## indigo
==> flow/design.v (excerpt) <==
module top_control_unit(
    input wire clk,
    input wire reset,
    input wire btnL,
    input wire btnR,
    input wire btnC,
    input wire [7:0] multiplicand,
    input wire [7:0] multiplier,
    output wire [6:0] seg,
    output wire [3:0] an,
    output led
);
    wire left_pressed, right_pressed, start_pressed;
    pushbutton_detector pb_left (
        .clk(clk),
        .reset(reset),
        .x(btnL),
        .z(left_pressed)
    );
    pushbutton_detector pb_right (
        .clk(clk),
        .reset(reset),
        .x(btnR),
        .z(right_pressed)
    );
    pushbutton_detector pb_center (
        .clk(clk),
        .reset(reset),
        .x(btnC),
        .z(start_pressed)
    );
    wire [15:0] product;
    wire done;
    serial_parallel_multiplier spm (
        .clk(clk),
        .rst(reset),
        .start(start_pressed),
        .x(multiplicand),
        .y(multiplier),
        .P(product),
        .flag(done)
    );
    assign led = done;
    wire [19:0] bcd_unsigned;
    wire sign_bit = product[15];
    wire [15:0] productabs = sign_bit ? (~product + 1) : product;
    bin_to_bcd #(.W(16)) converter (
        .bin(productabs),
        .bcd(bcd_unsigned)
    );
    reg [1:0] state;
    wire [3:0] d0 = bcd_unsigned[3:0];
    wire [3:0] d1 = bcd_unsigned[7:4];
    wire [3:0] d2 = bcd_unsigned[11:8];
    wire [3:0] d3 = bcd_unsigned[15:12];
    wire [3:0] d4 = bcd_unsigned[19:16];
    wire [3:0] d5 = sign_bit ? 4'd10 : 4'd15;
    reg [15:0] active_digits;   
    wire tick;
    clockDivider #(50) divide (clk,reset,tick);
   always @(posedge clk or posedge reset) begin
    if (reset)
        state <= 0;
    else if (tick) begin
        case (state)
            2'd0: if (right_pressed) state <= 1;
            2'd1: begin
                if (right_pressed) state <= 2;
                else if (left_pressed) state <= 0;
            end
            2'd2: if (left_pressed) state <= 1;
            default: state <= 0;
        endcase
    end
end
    always @(*) begin
        case (state)
            2'd0: active_digits = {d5, d4, d3, d2};  
            2'd1: active_digits = {d5, d3, d2, d1};  
            2'd2: active_digits = {d5, d2, d1, d0};  
  ...
export LEC_CHECK = 0
export ABC_AREA = 1
export CAP_MARGIN = 20
export CELL_PAD_IN_SITES_DETAIL_PLACEMENT = 2
export CELL_PAD_IN_SITES_GLOBAL_PLACEMENT = 1
export CORE_ASPECT_RATIO = 0.61
export CORE_MARGIN = 2
export CORE_UTILIZATION = 69
export CTS_CLUSTER_DIAMETER = 110
export CTS_CLUSTER_SIZE = 19
export GPL_ROUTABILITY_DRIVEN = 1
export GPL_TIMING_DRIVEN = 0
export HOLD_SLACK_MARGIN = 0.18
export MAX_ROUTING_LAYER = met4
export MIN_ROUTING_LAYER = met1
export PLACE_DENSITY_LB_ADDON = 0.18
export SLEW_MARGIN = 0
create_clock -name core_clock -period 30.0 [get_ports {clk}]
run.sh (not shown) runs the stock make flow with config.mk's settings and CLKGATE_MAP_FILE=.
indigo did not finish; the tool stopped in 3_1_place_gp_skip_io with error FLW-0024.
For pepper, these inputs were changed with respect to indigo:
# indigo
export LEC_CHECK = 0
export ABC_AREA = 1
export CAP_MARGIN = 20
export CELL_PAD_IN_SITES_DETAIL_PLACEMENT = 2
export CELL_PAD_IN_SITES_GLOBAL_PLACEMENT = 1
export CORE_ASPECT_RATIO = 0.61
export CORE_MARGIN = 2
export CORE_UTILIZATION = 69
export CTS_CLUSTER_DIAMETER = 110
export CTS_CLUSTER_SIZE = 19
export GPL_ROUTABILITY_DRIVEN = 1
export GPL_TIMING_DRIVEN = 0
export HOLD_SLACK_MARGIN = 0.18
export MAX_ROUTING_LAYER = met4
export MIN_ROUTING_LAYER = met1
export PLACE_DENSITY_LB_ADDON = 0.18
export SLEW_MARGIN = 0
create_clock -name core_clock -period 30.0 [get_ports {clk}]
# pepper
export LEC_CHECK = 0
export ABC_AREA = 1
export CAP_MARGIN = 20
export CORE_MARGIN = 2
export CORE_UTILIZATION = 72
export CTS_CLUSTER_DIAMETER = 236
export PLACE_DENSITY_LB_ADDON = 0.2
export SETUP_SLACK_MARGIN = -0.97
export SLEW_MARGIN = 20
create_clock -name core_clock -period 15.8 [get_ports {clk}]
==> results <==
- Synthesis area per yosys: indigo vs pepper identical
- pepper vs indigo, die extent in x went down by 23%.
- There was hardly any difference in async set or reset register ratio after synthesis between indigo and pepper.
- Mux contribution to synthesized area: pepper vs indigo identical
- pepper ended with every stage complete and zero timing, DRC or antenna violations.
- Per the comparison of pepper with indigo, simple logic cell fraction of the synthesized area comparable; effective utilization at floorplan now larger; count of standard-cell rows now larger; count of flip-flops with a built-in enable after synthesis comparable.
- As of pepper, area enclosed by the die boundary had fallen by a few percent compared to indigo.
- Between pepper and indigo, the adder and majority gate portion of the synthesized area figures differ only marginally.
- Between indigo and pepper, the flow reports core area decreasing by a few percent.
### pepper -> raven
# pepper
export LEC_CHECK = 0
export ABC_AREA = 1
export CAP_MARGIN = 20
export CORE_MARGIN = 2
export CORE_UTILIZATION = 72
export CTS_CLUSTER_DIAMETER = 236
export PLACE_DENSITY_LB_ADDON = 0.2
export SETUP_SLACK_MARGIN = -0.97
export SLEW_MARGIN = 20
create_clock -name core_clock -period 15.8 [get_ports {clk}]
# raven
export LEC_CHECK = 0
export CAP_MARGIN = 20
export CELL_PAD_IN_SITES_DETAIL_PLACEMENT = 2
export CORE_MARGIN = 2
export CORE_UTILIZATION = 40
export CTS_CLUSTER_SIZE = 87
export GPL_ROUTABILITY_DRIVEN = 0
export HOLD_SLACK_MARGIN = 0.18
export MIN_ROUTING_LAYER = met2
export PLACE_DENSITY_LB_ADDON = 0.18
export SLEW_MARGIN = 20
create_clock -name core_clock -period 30.0 [get_ports {clk}]
[summary]
raven completed every stage of the flow, and the final layout passed the timing, DRC and antenna checks.
From pepper to raven the numbers moved as follows: via count now sits higher; cell count now sits lower; synthesized area now sits higher.
A main logic family after synthesis of simple AND/OR/NAND/NOR gates is what pepper shows, while AND-OR/OR-AND gates belongs to raven.

## job 4904
The RTL this note starts from:
==> flow/design.v <==
`timescale 1ns / 1ps
module helper_bcd_to_7seg(
    input wire [3:0] bcd_in,
    output reg [6:0] seg_out
);
    always @(*) begin
        case (bcd_in)
            4'd0: seg_out = 7'b1000000;
            4'd1: seg_out = 7'b1111001;
            4'd2: seg_out = 7'b0100100;
            4'd3: seg_out = 7'b0110000;
            4'd4: seg_out = 7'b0011001;
            4'd5: seg_out = 7'b0010010;
            4'd6: seg_out = 7'b0000010;
            4'd7: seg_out = 7'b1111000;
            4'd8: seg_out = 7'b0000000;
            4'd9: seg_out = 7'b0010000;
            4'd10: seg_out = 7'b0111111;  
            default: seg_out = 7'b1111111;  
        endcase
    end
endmodule
`timescale 1ns / 1ps
module seven_seg_display(
    input wire clk,
    input wire reset,  
    input wire [15:0] bcd_digit,   
    output wire [6:0] seg,  
    output wire [3:0] an            
);
    reg [2:0] digit_index;
    reg [3:0] current_bcd;
    reg [19:0] refresh_counter;
    wire [6:0] seg_out;
    helper_bcd_to_7seg d5 (.bcd_in(current_bcd),.seg_out(seg_out));
    always @(posedge clk or posedge reset) begin
        if (reset) begin
            refresh_counter <= 0;
            digit_index <= 0;
        end else begin
            refresh_counter <= refresh_counter + 1;
            if (refresh_counter == 10) begin
                refresh_counter <= 0;
                digit_index <= digit_index + 1;
                if (digit_index == 3'd3)  
                    digit_index <= 0;
            end
        end
    end
    always @(*) begin
        case (digit_index)
            3'd0: current_bcd = bcd_digit[3:0];      
            3'd1: current_bcd = bcd_digit[7:4];      
            3'd2: current_bcd = bcd_digit[11:8];     
            3'd3: current_bcd = bcd_digit[15:12];    
            default: current_bcd = 4'd15;            
        endcase
    end 
    assign seg = seg_out;
reg [3:0] an_reg;
always @(*) begin
    case (digit_index)
        3'd0: an_reg = 4'b1110;  
        3'd1: an_reg = 4'b1101;  
        3'd2: an_reg = 4'b1011;  
        3'd3: an_reg = 4'b0111;  
        default: an_reg = 4'b1111;
    endcase
end
assign an = an_reg;
endmodule
`timescale 1ns / 1ps
module bin_to_bcd #( parameter W = 18)   
  ( input [W-1:0] bin,   
    output reg [W+(W-4)/3:0] bcd);  
  integer i,j;
  always @(bin) begin
    for(i = 0; i <= W+(W-4)/3; i = i+1) bcd[i] = 0;      
    bcd[W-1:0] = bin;                                    
    for(i = 0; i <= W-4; i = i+1)                        
      for(j = 0; j <= i/3; j = j+1)                      
        if (bcd[W-i+4*j -: 4] > 4)                       
          bcd[W-i+4*j -: 4] = bcd[W-i+4*j -: 4] + 4'd3;  
  end
endmodule
`timescale 1ns / 1ps
  module serial_parallel_multiplier(
    input clk, rst,
    input start,
    input [7:0] x, y,
    output reg [15:0] P,
    output reg flag
    );
     reg state;
    reg [7:0] x_reg;
    reg [7:0] y_reg;
    reg s;
    reg [3:0] counter;
    always @(posedge clk , posedge rst) begin
        if (rst) begin
            flag <= 0;
            x_reg <= 0;
            y_reg <= 0;
            P <= 0;
            counter <= 0;
            state <= 0;
        end
        else if (start && state == 0) begin
            state <= 1;
            flag <= 0;
               s <= x[7] ^ y[7];
            y_reg <= y[7] ? (~y + 1) : y;
            x_reg <= x[7] ? (~x + 1) : x;
                P <= 0;
           counter <= 8;
        end
        else if (state) begin
            if (counter > 0) begin
                P <= P + (y_reg[0] ? ({8'b0, x_reg} << (8 - counter)) : 0);
                y_reg <= {y_reg[7], y_reg[7:1]};
                counter <= counter - 1;
            end
            else begin
                P <= s ? (~P + 1) : P;
                flag <= 1;
                state <= 0;
            end
        end
    end
endmodule
`timescale 1ns / 1ps
module top_control_unit(
    input wire clk,
    input wire reset,
    input wire btnL,
    input wire btnR,
    input wire btnC,
    input wire [7:0] multiplicand,
    input wire [7:0] multiplier,
    output wire [6:0] seg,
    output wire [3:0] an,
    output led
);
    wire left_pressed, right_pressed, start_pressed;
    pushbutton_detector pb_left (
        .clk(clk),
        .reset(reset),
        .x(btnL),
        .z(left_pressed)
    );
    pushbutton_detector pb_right (
        .clk(clk),
        .reset(reset),
        .x(btnR),
        .z(right_pressed)
    );
    pushbutton_detector pb_center (
        .clk(clk),
        .reset(reset),
        .x(btnC),
        .z(start_pressed)
    );
    wire [15:0] product;
    wire done;
    serial_parallel_multiplier spm (
        .clk(clk),
        .rst(reset),
        .start(start_pressed),
        .x(multiplicand),
        .y(multiplier),
        .P(product),
        .flag(done)
    );
    assign led = done;
    wire [19:0] bcd_unsigned;
    wire sign_bit = product[15];
    wire [15:0] productabs = sign_bit ? (~product + 1) : product;
    bin_to_bcd #(.W(16)) converter (
        .bin(productabs),
        .bcd(bcd_unsigned)
    );
    reg [1:0] state;
    wire [3:0] d0 = bcd_unsigned[3:0];
    wire [3:0] d1 = bcd_unsigned[7:4];
    wire [3:0] d2 = bcd_unsigned[11:8];
    wire [3:0] d3 = bcd_unsigned[15:12];
    wire [3:0] d4 = bcd_unsigned[19:16];
    wire [3:0] d5 = sign_bit ? 4'd10 : 4'd15;
    reg [15:0] active_digits;   
    wire tick;
    clockDivider #(50) divide (clk,reset,tick);
   always @(posedge clk or posedge reset) begin
    if (reset)
        state <= 0;
    else if (tick) begin
        case (state)
            2'd0: if (right_pressed) state <= 1;
            2'd1: begin
                if (right_pressed) state <= 2;
                else if (left_pressed) state <= 0;
            end
            2'd2: if (left_pressed) state <= 1;
            default: state <= 0;
        endcase
    end
end
    always @(*) begin
        case (state)
            2'd0: active_digits = {d5, d4, d3, d2};  
            2'd1: active_digits = {d5, d3, d2, d1};  
            2'd2: active_digits = {d5, d2, d1, d0};  
            default: active_digits = {d5, d4, d3, d2};
        endcase
    end
    seven_seg_display display_unit (
        .clk(clk),
        .reset(reset),
        .bcd_digit(active_digits),  
        .seg(seg),
        .an(an)
    );
endmodule
module pushbutton_detector(
input clk,reset,x,
output z
    );
wire tick;
clockDivider #(50) divide (clk,reset,tick);
wire out;
debouncer deb(clk,tick,reset,x,out);
wire out2;
synchronizer sync(clk,tick,reset,out,out2);
wire out3;
rising_edge rizz(clk,tick,reset,out2,out3);
assign z = out3;     
endmodule
module rising_edge(
input clk, en, reset, x,
output reg z
    );
    reg x_prev;
    always @(posedge clk or posedge reset) begin
        if (reset) begin
            x_prev <= 0;
            z <= 0;
        end else if (en) begin
            z <= x & ~x_prev;   
            x_prev <= x;
        end
    end
endmodule
module debouncer(input clk, en, rst, in, output out);
reg q1,q2,q3;
always@(posedge clk, posedge rst) begin
if(rst == 1'b1) begin
q1 <= 0;
q2 <= 0;
q3 <= 0;
end
else if (en) begin
q1 <= in;
q2 <= q1;
q3 <= q2;
end
end
assign out = (rst) ? 0 : q1&q2&q3;
endmodule
module synchronizer ( input wire clk, en, rst, sig, output reg sig1 );
 reg meta;
 always @(posedge clk, posedge rst) begin
 if (rst) begin
 meta <= 0;
 sig1 <= 0;
 end
 else if (en) begin
 meta <= sig;
 sig1 <= meta;
 end
 end
endmodule
module clockDivider #(parameter n = 50000000)
(input clk, rst, output tick);
wire [31:0] count;
reg clk_out;
counter_x_bit #(32,n) counterMod
(.clk(clk), .reset(rst),.en(1'b1), .count(count));
assign tick = (count == n-1) && !clk_out;
always @ (posedge clk, posedge rst) begin
if (rst)  
clk_out <= 0;
else if (count == n-1)
clk_out <= ~ clk_out;
end
endmodule
module counter_x_bit #(parameter x = 3, n = 6)
(input clk, reset, en, output reg [x-1:0] count);
always @(posedge clk, posedge reset) begin
if (reset == 1)
    count <= 0; 
else if(!en)
    count <= count; 
else if(count == n-1)
    count <= 0; 
else
    count <= count + 1;
end
endmodule
export LEC_CHECK = 0
export ABC_AREA = 1
export CAP_MARGIN = 20
export CELL_PAD_IN_SITES_DETAIL_PLACEMENT = 2
export CELL_PAD_IN_SITES_GLOBAL_PLACEMENT = 1
export CORE_ASPECT_RATIO = 0.61
export CORE_MARGIN = 2
export CORE_UTILIZATION = 69
export CTS_CLUSTER_DIAMETER = 110
export CTS_CLUSTER_SIZE = 19
export GPL_ROUTABILITY_DRIVEN = 0
export GPL_TIMING_DRIVEN = 0
export HOLD_SLACK_MARGIN = 0.18
export MIN_ROUTING_LAYER = met1
export PLACE_DENSITY_LB_ADDON = 0.18
export SLEW_MARGIN = 0
create_clock -name core_clock -period 30.0 [get_ports {clk}]
Status(job 4904) = ERROR, stage = global placement without I/O
What job 2326 does differently from job 4904 at the input level:
Settings: GPL_ROUTABILITY_DRIVEN: 0 -> unset; SETUP_SLACK_MARGIN: unset -> -0.97; CORE_UTILIZATION: 69 -> 72; SLEW_MARGIN: 0 -> 20; CORE_ASPECT_RATIO: 0.61 -> unset; CAP_MARGIN: 20 -> 40; CELL_PAD_IN_SITES_GLOBAL_PLACEMENT: 1 -> unset; CTS_CLUSTER_SIZE: 19 -> 15; CELL_PAD_IN_SITES_DETAIL_PLACEMENT: 2 -> unset; HOLD_SLACK_MARGIN: 0.18 -> unset; GPL_TIMING_DRIVEN: 0 -> unset; CTS_CLUSTER_DIAMETER: 110 -> 236; PLACE_DENSITY_LB_ADDON: 0.18 -> 0.2; MIN_ROUTING_LAYER: met1 -> unset; the clock period (ns, I/O delays scaled along): 30.0 -> 13.7.
Notes after the runs:
[job 2326] flow finished | final checks: failed | reasons: negative setup slack
Delta (job 2326 minus job 4904): area of the core saw a decrease, summed standard-cell area reported by yosys saw little to no change, die height saw an increase.
Job 2326 has die extent in x below what job 4904 had.
Sort job 2326 and job 4904 by starting density of the core, ascending, and job 4904 comes first.
--- input diff job 2326..job 9026 ---
Settings: PLACE_DENSITY_LB_ADDON: 0.2 -> unset; CAP_MARGIN: 40 -> 20; CTS_CLUSTER_SIZE: 15 -> 62; CORE_UTILIZATION: 72 -> 66; SETUP_SLACK_MARGIN: -0.97 -> 3.54; CTS_CLUSTER_DIAMETER: 236 -> unset; ABC_AREA: 1 -> unset; the clock period (ns, I/O delays scaled along): 13.7 -> 13.3.
--- outcome ---
| number of setup buffers added after CTS | higher: job 9026 |
Number of instances in the synthesized netlist (job 2326 / job 9026): 1.2
Die area grows by more than 10% when moving from job 2326 to job 9026.
The post-synthesis share of cell area spent on xor and xnor gates of job 9026 is higher than that of job 2326.
Of job 2326 and job 9026, the run reporting the higher number of buffers created by CTS was job 9026.
Stage in which a tool error killed job 9026: global routing.
Looking at core area, job 9026 sits 11% higher than job 2326 does.
Area fraction in mux cells in job 9026 vs job 2326: up 4.4 points
NOTE synthesized cell area job 2326->job 9026 increased by a few percent
Note that the routability-driven placement congestion ratio recorded for job 9026 amounts to 1.09 times the value seen in job 2326.
For job 764, these inputs were changed with respect to job 9026:
Settings: CTS_CLUSTER_SIZE now 61, was 62; SETUP_SLACK_MARGIN now 3.78, was 3.54; CORE_UTILIZATION now 58, was 66.
Notes after the runs:
Diff job 9026..job 764 | count of port buffers added during placement | unchanged. Any difference in cell count after synthesis between job 9026 and job 764 is small enough to ignore. Note that the detailed placer's ending HPWL recorded for job 9026 amounts to 1.07 times the value seen in job 764. Re netlist area before placement: no difference whatsoever between job 764 and job 9026. [job 764] flow finished | final checks: failed | reasons: negative setup slack. Comparing job 764 with job 9026, the cell area reported after detailed placement came out essentially unchanged.
--- input diff job 764..job 5400 ---
Settings: a change of CORE_UTILIZATION from 58 to 66; a deleted SETUP_SLACK_MARGIN that had been 3.78; a deleted CTS_CLUSTER_SIZE that had been 61; a change of the clock period (ns, I/O delays scaled along) from 13.3 to 24.2.
## What came out
Compared with job 764, job 5400 shows a lower register share of total power.
Floorplan die area: job 5400 vs job 764 down 12%
| flip-flop and latch share of the layout cell area | job 5400 vs job 764 | 5.4 points higher |
Job 5400: flow completed, timing, DRC and antenna clean
For job 7488, these inputs were changed with respect to job 5400:
Settings: HOLD_SLACK_MARGIN newly set to 0.29; PLACE_DENSITY_LB_ADDON newly set to 0.2; CAP_MARGIN changed from 20 to 40; ABC_AREA newly set to 1; CTS_CLUSTER_DIAMETER newly set to 236; CTS_CLUSTER_SIZE newly set to 15; SETUP_SLACK_MARGIN newly set to 0.92; CORE_UTILIZATION changed from 66 to 72; the clock period (ns, I/O delays scaled along) changed from 24.2 to 13.4.
Results
STATUS run=job 7488 STAGES=ALL_DONE FINAL_CHECKS=FAILED CAUSE=negative setup slack
Of the two values seen for cell type of the slowest stage on the worst timing path, dfrtp_1 was produced by job 7488 and or4_4 by job 5400.
Later-pin clock latency in the skew report: job 5400 vs job 7488 — no meaningful difference
Sequential element share of the synthesized area, job 7488 and job 5400: smaller value in job 5400
Job 7488 vs. job 5400: sequential share of cell area lost 1.6 points; share of the core filled with cells picked up an extra 13 points.
